== amber ==
Design brain_m, start of the top module:
module brain_m(clk, rst, distance, mode, start, E, color, OE, shape);
clock: 3.28 ns
lec_check: 0
cap_margin: 10
core_margin: 2
core_utilization: 72
cts_cluster_size: 15
hold_slack_margin: 0.29
setup_slack_margin: 0.47
slew_margin: 20
run.sh (not shown) runs the stock make flow with config.mk's settings and CLKGATE_MAP_FILE=.
amber -> stages 100% | layout checks FAIL | negative setup slack
diff inputs: amber => lagoon
Settings: CAP_MARGIN: 10 -> 20; PLACE_DENSITY: unset -> 0.6; SETUP_SLACK_MARGIN: 0.47 -> unset; HOLD_SLACK_MARGIN: 0.29 -> unset; CORE_UTILIZATION: 72 -> 40; CTS_CLUSTER_SIZE: 15 -> unset; the clock period (ns, I/O delays scaled along): 3.28 -> 10.0.
lagoon completed; timing, DRC and antenna clean. amber has a lower register-to-register slack than lagoon. Compared with amber, lagoon ends up with a smaller final cell area. ~same clock input transition at the sequential cells of the worst setup and hold paths in amber and lagoon. Smallest hold slack was lower in the run labelled amber. In lagoon the final worst slack turned out 4.61 ns higher than in amber. Re final period utilization: lagoon is 71 points down on amber. The run with more routed wire is amber, not lagoon. Utilization (lagoon over amber): decrease, 40 points. Clock skew: lagoon < amber. lagoon: total power after layout is about 70% lower than what amber reported. The higher fraction of the core area occupied by cells at floorplan came out of amber.
Edits applied to the flow inputs when going from lagoon to onyx:
Settings: CORE_UTILIZATION now 70, was 40; SETUP_SLACK_MARGIN now 0.62, previously not set; PLACE_DENSITY no longer set, was 0.6; the clock period (ns, I/O delays scaled along) now 4.58, was 10.0.
Findings:
On met3 track demand over resource in global routing, the lower figure sits with lagoon, not onyx.
Summary: with lagoon as the reference, tap cell instance count in onyx moved down by more than a quarter.
Clock group total power was lower in the run labelled lagoon.
A kind of path behind the tightest hold check of in2reg is what onyx shows, while reg2reg belongs to lagoon.
lagoon and onyx ended up with nearly the same maximum level of the CTS H-tree.
Delta (onyx minus lagoon): design area lower, worst endpoint data arrival time lost 1.36 ns.
Post-route clock period utilization delta for onyx relative to lagoon: 25 points higher
Input-level comparison between xenon and onyx:
Settings: PLACE_DENSITY_LB_ADDON newly set to 0.01; SETUP_SLACK_MARGIN removed (was 0.62); CORE_UTILIZATION changed from 70 to 72; the clock period (ns, I/O delays scaled along) changed from 4.58 to 4.02.
--- outcome ---
xenon finished all stages; layout check result: FAIL, due to negative setup slack.
Of xenon and onyx, it is xenon that has the lower post-place setup slack.
Re total detailed-routing wirelength: xenon is about 1.9% up on onyx.
Changes observed in xenon relative to onyx: sequential power shows an increase of about 14%; fraction of power spent switching nets climbed 0.36 points; worst hold slack moved up; data required time of the critical path -0.44 ns.
Compared with onyx, xenon shows a higher post-detailed-placement half-perimeter wirelength.
In the reports for xenon and onyx, the larger area added between synthesis and finish belongs to xenon.
xenon has count of vias placed by the detailed router above what onyx had.
Cell area | xenon vs onyx | xenon larger
In xenon the clock distribution power turned out 11% higher than in onyx.

========
## run 1
Starting RTL as in the previous note.
clock: 3.28 ns
lec_check: 0
cap_margin: 10
core_margin: 2
core_utilization: 72
cts_cluster_size: 15
hold_slack_margin: -0.1
setup_slack_margin: 0.47
slew_margin: 20
Run 1 finished all stages; layout check result: FAIL, due to setup timing.
The inputs of run 2 differ from those of run 1 as listed below.
--- a/flow/config.mk
+++ b/flow/config.mk
@@ -7,8 +7,6 @@
 export LEC_CHECK = 0
-export CAP_MARGIN = 10
+export CAP_MARGIN = 20
 export CORE_MARGIN = 2
-export CORE_UTILIZATION = 72
-export CTS_CLUSTER_SIZE = 15
-export HOLD_SLACK_MARGIN = -0.1
-export SETUP_SLACK_MARGIN = 0.47
+export CORE_UTILIZATION = 58
+export PLACE_DENSITY = 0.6
 export SLEW_MARGIN = 20
==> flow/constraint.sdc <==
create_clock -name core_clock -period 4.05 [get_ports {clk}]
set_input_delay 0.8100 -clock core_clock [delete_from_list [all_inputs] [get_ports {clk}]]
set_output_delay 0.8100 -clock core_clock [all_outputs]
set_load 0.01 [all_outputs]
## What came out
- Run 2 reached the final stage; the timing, DRC and antenna checks on its layout passed.
- Summary — post-CTS setup repair buffer count, run 2 relative to run 1: lower, by 70.
- Per the comparison of run 2 with run 1, cell leakage power lost about 4.7%; final-report setup violation count lost 243; utilization lost 20 points; critical path depth lost 10; number of antenna violations at the first check in global routing lost 7.
- Vias: run 2 below run 1
- Going from run 1 to run 2, met2 routed wirelength now smaller; design area down 0.0054 mm².
What run 3 does differently from run 2 at the input level:
--- a/flow/config.mk
+++ b/flow/config.mk
@@ -9,4 +9,6 @@
 export CORE_MARGIN = 2
-export CORE_UTILIZATION = 58
-export PLACE_DENSITY = 0.6
+export CORE_UTILIZATION = 72
+export CTS_CLUSTER_SIZE = 48
+export PLACE_DENSITY_LB_ADDON = 0.0
+export SETUP_SLACK_MARGIN = 1.38
 export SLEW_MARGIN = 20
==> flow/constraint.sdc <==
create_clock -name core_clock -period 4.79 [get_ports {clk}]
set_input_delay 0.9580 -clock core_clock [delete_from_list [all_inputs] [get_ports {clk}]]
set_output_delay 0.9580 -clock core_clock [all_outputs]
set_load 0.01 [all_outputs]
### Flow results
- Compare run 3 and run 2 | post-route non-filler standard cell count higher: run 2
- Compared run 3 vs run 2, and relative slew slack is down in run 3.
- Of run 3 and run 2, run 3 shows the lower final total power, with run 2 above it.
- The core box area in run 3 was lower than what run 2 gave.
- Worst setup slack: run 3 > run 2
- Diff run 3..run 2 | final tally of hold violations | unchanged
- Tap cell instance count (lower): run 3
diff inputs: run 3 => run 4
--- a/flow/config.mk
+++ b/flow/config.mk
@@ -10,5 +10,4 @@
 export CORE_UTILIZATION = 72
-export CTS_CLUSTER_SIZE = 48
-export PLACE_DENSITY_LB_ADDON = 0.0
-export SETUP_SLACK_MARGIN = 1.38
+export PLACE_DENSITY = 0.35
+export SETUP_SLACK_MARGIN = 1.07
 export SLEW_MARGIN = 20
==> flow/constraint.sdc <==
create_clock -name core_clock -period 3.7 [get_ports {clk}]
set_input_delay 0.7400 -clock core_clock [delete_from_list [all_inputs] [get_ports {clk}]]
set_output_delay 0.7400 -clock core_clock [all_outputs]
set_load 0.01 [all_outputs]
Findings:
Looking at power, run 4 sits 27% higher than run 3 does.
In run 4 the implementation ran to completion but is not tape-out ready, as the final checks report setup timing.
Of the two values seen for cell with the largest stage delay on the worst path, sky130_fd_sc_hd__edfxtp_1 was produced by run 4 and sky130_fd_sc_hd__mux4_2 by run 3.
Power density of the placed cells in run 4 is 92 mW/mm² higher than in run 3
When run 4 is measured against run 3, its design area turns out about 3.3% higher.
> inputs changed (run 4 -> run 5)
--- a/flow/config.mk
+++ b/flow/config.mk
@@ -9,5 +9,3 @@
 export CORE_MARGIN = 2
-export CORE_UTILIZATION = 72
-export PLACE_DENSITY = 0.35
-export SETUP_SLACK_MARGIN = 1.07
+export CORE_UTILIZATION = 63
 export SLEW_MARGIN = 20
==> flow/constraint.sdc <==
create_clock -name core_clock -period 4.58 [get_ports {clk}]
set_input_delay 0.9160 -clock core_clock [delete_from_list [all_inputs] [get_ports {clk}]]
set_output_delay 0.9160 -clock core_clock [all_outputs]
set_load 0.01 [all_outputs]
Run 5: hold slack is 0.019 ns higher than what run 4 reported. Run comparison: run 4 critical path startpoint m.mem[18][0]$_SDFFCE_PN0P_; run 5 critical path startpoint iscu.state[8]$_DFF_P_. Wire length reported by the detailed router in run 5 vs run 4: down 16%. Measured against run 5, the count of non-CTS buffers in the layout of run 4 comes out at 2.2 times the reference value. Final checks on run 5, whose flow otherwise completed, came back failing, citing antenna rules. Compared with run 4, in run 5 design area saw a decrease; proportion of power drawn by the clock network saw an increase; buffering overhead saw a decrease; via count saw a decrease.

========
JK:
brain_m again, from the RTL that the note above started with.
clock: 10.0 ns
lec_check: 0
abc_area: 1
cap_margin: 20
cell_pad_in_sites_global_placement: 1
core_aspect_ratio: 0.5
core_margin: 2
core_utilization: 68
cts_cluster_diameter: 253
cts_cluster_size: 98
place_density: 0.39
setup_slack_margin: 2.48
slew_margin: 20
No final results exist for JK, since it was stopped by error GPL-0301 during 3_1_place_gp_skip_io.
### JK -> MS
- CELL_PAD_IN_SITES_GLOBAL_PLACEMENT removed (was 1)
- PLACE_DENSITY removed (was 0.39)
- SETUP_SLACK_MARGIN changed from 2.48 to -0.24
- CORE_UTILIZATION changed from 68 to 72
- CORE_ASPECT_RATIO removed (was 0.5)
- CTS_CLUSTER_DIAMETER removed (was 253)
- ABC_AREA removed (was 1)
- CTS_CLUSTER_SIZE removed (was 98)
- the clock period (ns, I/O delays scaled along) changed from 10.0 to 3.7
==> results <==
- Stage in which a tool error killed JK: 3_1_place_gp_skip_io.
- Status MS: flow complete, layout not clean - setup timing
- Of JK and MS, MS shows the higher count of distinct cell types in the synthesized netlist, with JK below it.
- Compared with JK, in MS total cell area reported by yosys after synthesis shows a reduction of 1.0%.

========
== quartz ==
Starting RTL as in the previous note.
export LEC_CHECK = 0
export CAP_MARGIN = 35
export CORE_MARGIN = 2
export CORE_UTILIZATION = 72
export CTS_CLUSTER_SIZE = 15
export PLACE_DENSITY_LB_ADDON = 0.28
export SETUP_SLACK_MARGIN = -0.24
export SLEW_MARGIN = 20
create_clock -name core_clock -period 3.7 [get_ports {clk}]
Ran to the end and failed final checks on setup timing: quartz.
Modified inputs, violet compared to quartz
==> flow/config.mk <==
export PLATFORM = sky130hd
export DESIGN_NAME = brain_m
export DESIGN_NICKNAME = brain_m
export VERILOG_FILES = /design/flow/design.v
export SDC_FILE = /design/flow/constraint.sdc
export NUM_CORES = 4
export LEC_CHECK = 0
export CAP_MARGIN = 20
export CORE_MARGIN = 2
export CORE_UTILIZATION = 34
export PLACE_DENSITY = 0.6
export SLEW_MARGIN = 20
==> flow/constraint.sdc <==
create_clock -name core_clock -period 6.6 [get_ports {clk}]
set_input_delay 1.3200 -clock core_clock [delete_from_list [all_inputs] [get_ports {clk}]]
set_output_delay 1.3200 -clock core_clock [all_outputs]
set_load 0.01 [all_outputs]
Notes after the runs:
No stage failed in violet, and the final checks on the layout all came back clean.
The final report for quartz shows a completed flow and a layout that fails verification, specifically setup timing.
Share of final layout cell area taken by clock buffers and inverters: violet vs quartz up 1.0 points
Relative to quartz, depth of the worst register-to-register path has decreased by 8 in violet.
violet against quartz: critical path depth saw a decrease; number of buffers created by CTS increased by 19% relative to the old numbers; sequential share of layout area now sits lower; switching power share of the total has remained practically unchanged.
Input changes introduced in yarrow (baseline for comparison: violet):
-- flow/config.mk --
<<< violet, line 8
export CAP_MARGIN = 20
export CORE_MARGIN = 2
export CORE_UTILIZATION = 34
export PLACE_DENSITY = 0.6
export SLEW_MARGIN = 20
>>> yarrow, line 8
export CAP_MARGIN = 20
export CORE_MARGIN = 2
export CORE_UTILIZATION = 72
export PLACE_DENSITY_LB_ADDON = 0.0
export SETUP_SLACK_MARGIN = 0.62
export SLEW_MARGIN = 20
==> flow/constraint.sdc <==
create_clock -name core_clock -period 3.7 [get_ports {clk}]
set_input_delay 0.7400 -clock core_clock [delete_from_list [all_inputs] [get_ports {clk}]]
set_output_delay 0.7400 -clock core_clock [all_outputs]
set_load 0.01 [all_outputs]
Findings:
The layout from yarrow, despite a flow that completed every stage, fails the layout checks, with the failing checks listed as setup timing.
Diff violet -> yarrow: static leakage climbed 4.8%; cell area grew by 2.4%; clock tree buffer count of the final layout shows a reduction of 27; total DRC errors in the routed layout barely changed.
Diff violet and yarrow: number of well taps lower in yarrow
Compare violet and yarrow | initial antenna violation count higher: yarrow
Critical path endpoint = iscu.remReg1[6]: yarrow; critical path endpoint = color: violet
Between violet and yarrow, sequential share of layout area is lower for yarrow, violet comes in above that.
The run showing the smaller count of plain and timing-repair buffers in the layout is violet.
Area of the core region ends up lower on yarrow.
Share of the clock period used by the worst path ends up higher on yarrow.
yarrow vs violet — post-layout instance count excluding filler cells dropped by more than 10%
Edits applied to the flow inputs when going from yarrow to tundra:
-- flow/config.mk --
<<< yarrow, line 8
export CAP_MARGIN = 20
export CORE_MARGIN = 2
export CORE_UTILIZATION = 72
export PLACE_DENSITY_LB_ADDON = 0.0
export SETUP_SLACK_MARGIN = 0.62
export SLEW_MARGIN = 20
>>> tundra, line 8
export CAP_MARGIN = 20
export CORE_MARGIN = 2
export CORE_UTILIZATION = 40
export PLACE_DENSITY = 0.6
export SLEW_MARGIN = 20
==> flow/constraint.sdc <==
create_clock -name core_clock -period 6.6 [get_ports {clk}]
set_input_delay 1.3200 -clock core_clock [delete_from_list [all_inputs] [get_ports {clk}]]
set_output_delay 1.3200 -clock core_clock [all_outputs]
set_load 0.01 [all_outputs]
==> comparison <==
tundra: full flow OK, the timing, DRC and antenna checks passed
When the final numbers for tundra and yarrow were put side by side, the number of violations reported at the end of detailed-routing iteration 0 turned out to be smaller in tundra.
Delta(core utilization, tundra - yarrow) < 0
tundra ended up with shape[2] as its destination of the critical timing path; yarrow ended up with iscu.remReg1[6].
Diff yarrow -> tundra | area of the chip | increase of 120,000 µm²
Re setup TNS: tundra is 5.58 ns up on yarrow.
Number of antenna violations at the first check in global routing: tundra and yarrow compared, lower one is tundra
Share of power burned in registers was higher in yarrow than in tundra.
Part of the power in combinational logic (higher): yarrow
Setup slack for tundra: 1.71 ns up relative to yarrow
Looking at total of endpoints with negative setup slack in the final report, tundra sits 15 below yarrow.
Higher final area was reported by yarrow, not tundra.
## Diff of input files: cedar against tundra
==> flow/constraint.sdc <==
create_clock -name core_clock -period 9.74 [get_ports {clk}]
set_input_delay 1.9480 -clock core_clock [delete_from_list [all_inputs] [get_ports {clk}]]
set_output_delay 1.9480 -clock core_clock [all_outputs]
set_load 0.01 [all_outputs]
## What came out
cedar vs. tundra: final weighted congestion in routability-driven placement up 1.8%, count of clock-buffer cells in the layout climbed about 11%, total power lower.

========
brain_m again, from the RTL that the note above started with.
clock: 3.67 ns
lec_check: 0
cap_margin: 15
cell_pad_in_sites_global_placement: 0
core_margin: 2
core_utilization: 72
cts_cluster_diameter: 353
cts_cluster_size: 24
hold_slack_margin: 0.28
place_density_lb_addon: 0.01
setup_slack_margin: -0.15
slew_margin: 5
tns_end_percent: 20
The first run finished with setup timing left.
Then changed:
Settings changed: CTS_CLUSTER_DIAMETER 353 to 390, CTS_CLUSTER_SIZE 24 to default, HOLD_SLACK_MARGIN 0.28 to default, PLACE_DENSITY_LB_ADDON 0.01 to 0.0, SETUP_SLACK_MARGIN -0.15 to -0.12, SLEW_MARGIN 5 to 25, TNS_END_PERCENT 20 to 5.
Clock period 3.67 ns to 3.71 ns, I/O delays scaled along.
=> The changed run completed, yet does not pass: setup timing; total power increases by 24%; die size does not change; worst setup slack degrades by 0.14 ns; final cell count climbs by 2.6%.

========
brain_m again, from the RTL that the note above started with.
==> flow/config.mk <==
export PLATFORM = sky130hd
export DESIGN_NAME = brain_m
export DESIGN_NICKNAME = brain_m
export VERILOG_FILES = /design/flow/design.v
export SDC_FILE = /design/flow/constraint.sdc
export NUM_CORES = 4
export LEC_CHECK = 0
export ABC_AREA = 1
export CAP_MARGIN = 20
export CELL_PAD_IN_SITES_DETAIL_PLACEMENT = 2
export CELL_PAD_IN_SITES_GLOBAL_PLACEMENT = 3
export CORE_MARGIN = 3
export CORE_UTILIZATION = 55
export CTS_CLUSTER_DIAMETER = 54
export GPL_ROUTABILITY_DRIVEN = 0
export GPL_TIMING_DRIVEN = 0
export MAX_ROUTING_LAYER = met4
export MIN_ROUTING_LAYER = met2
export SETUP_SLACK_MARGIN = 0.06
export SLEW_MARGIN = 25
==> flow/constraint.sdc <==
create_clock -name core_clock -period 4.41 [get_ports {clk}]
set_input_delay 0.8820 -clock core_clock [delete_from_list [all_inputs] [get_ports {clk}]]
set_output_delay 0.8820 -clock core_clock [all_outputs]
set_load 0.01 [all_outputs]
The first run aborted during global placement without I/O (3_1_place_gp_skip_io).
Next try:
Settings changed: CELL_PAD_IN_SITES_DETAIL_PLACEMENT 2 to default, CELL_PAD_IN_SITES_GLOBAL_PLACEMENT 3 to 0, CORE_MARGIN 3 to 2, CORE_UTILIZATION 55 to 72, GPL_ROUTABILITY_DRIVEN 0 to default, GPL_TIMING_DRIVEN 0 to default, HOLD_SLACK_MARGIN from default to 0.28, MAX_ROUTING_LAYER met4 to default, MIN_ROUTING_LAYER met2 to default, PLACE_DENSITY_LB_ADDON from default to 0.08, SETUP_SLACK_MARGIN 0.06 to 1.3.
Clock period 4.41 ns to 5.26 ns, I/O delays scaled along.
What happened: This time the run completed without violations; synthesized area does not change; die size is lower by 24%; synthesized cell count is unchanged.
Next try:
Settings changed: CELL_PAD_IN_SITES_GLOBAL_PLACEMENT 0 to 2, CORE_UTILIZATION 72 to 26, MAX_ROUTING_LAYER from default to met4, PLACE_DENSITY_LB_ADDON 0.08 to default, SETUP_SLACK_MARGIN 1.3 to 0.06.
Clock period 5.26 ns to 5.54 ns, I/O delays scaled along.
- synthesized cell count does not change
- setup slack is worse by 830 ps
- register-to-register slack gets worse by 180 ps
- die area went up to 2.7 times its value
- cell area is higher by a few percent
- final cell count rose by a quarter to a third
- synthesized area does not change
- routed wire length increases by about a fifth
Next try:
Settings changed: ABC_AREA 1 to default, CELL_PAD_IN_SITES_GLOBAL_PLACEMENT 2 to 0, CORE_UTILIZATION 26 to 72, MAX_ROUTING_LAYER met4 to default, PLACE_DENSITY_LB_ADDON from default to 0.01, SETUP_SLACK_MARGIN 0.06 to 1.02.
Clock period 5.54 ns to 3.9 ns, I/O delays scaled along.
Result: The changed run finished but fails on negative setup slack. Power rose by 20%. Via count fell by 2.6%. Worst hold slack is better by 14 ps. Non-clock buffer count rose by 236. Synthesized cell count fell by 17%. First-iteration DRC count rose by 84%.
Power and IR drop assume default switching activity.
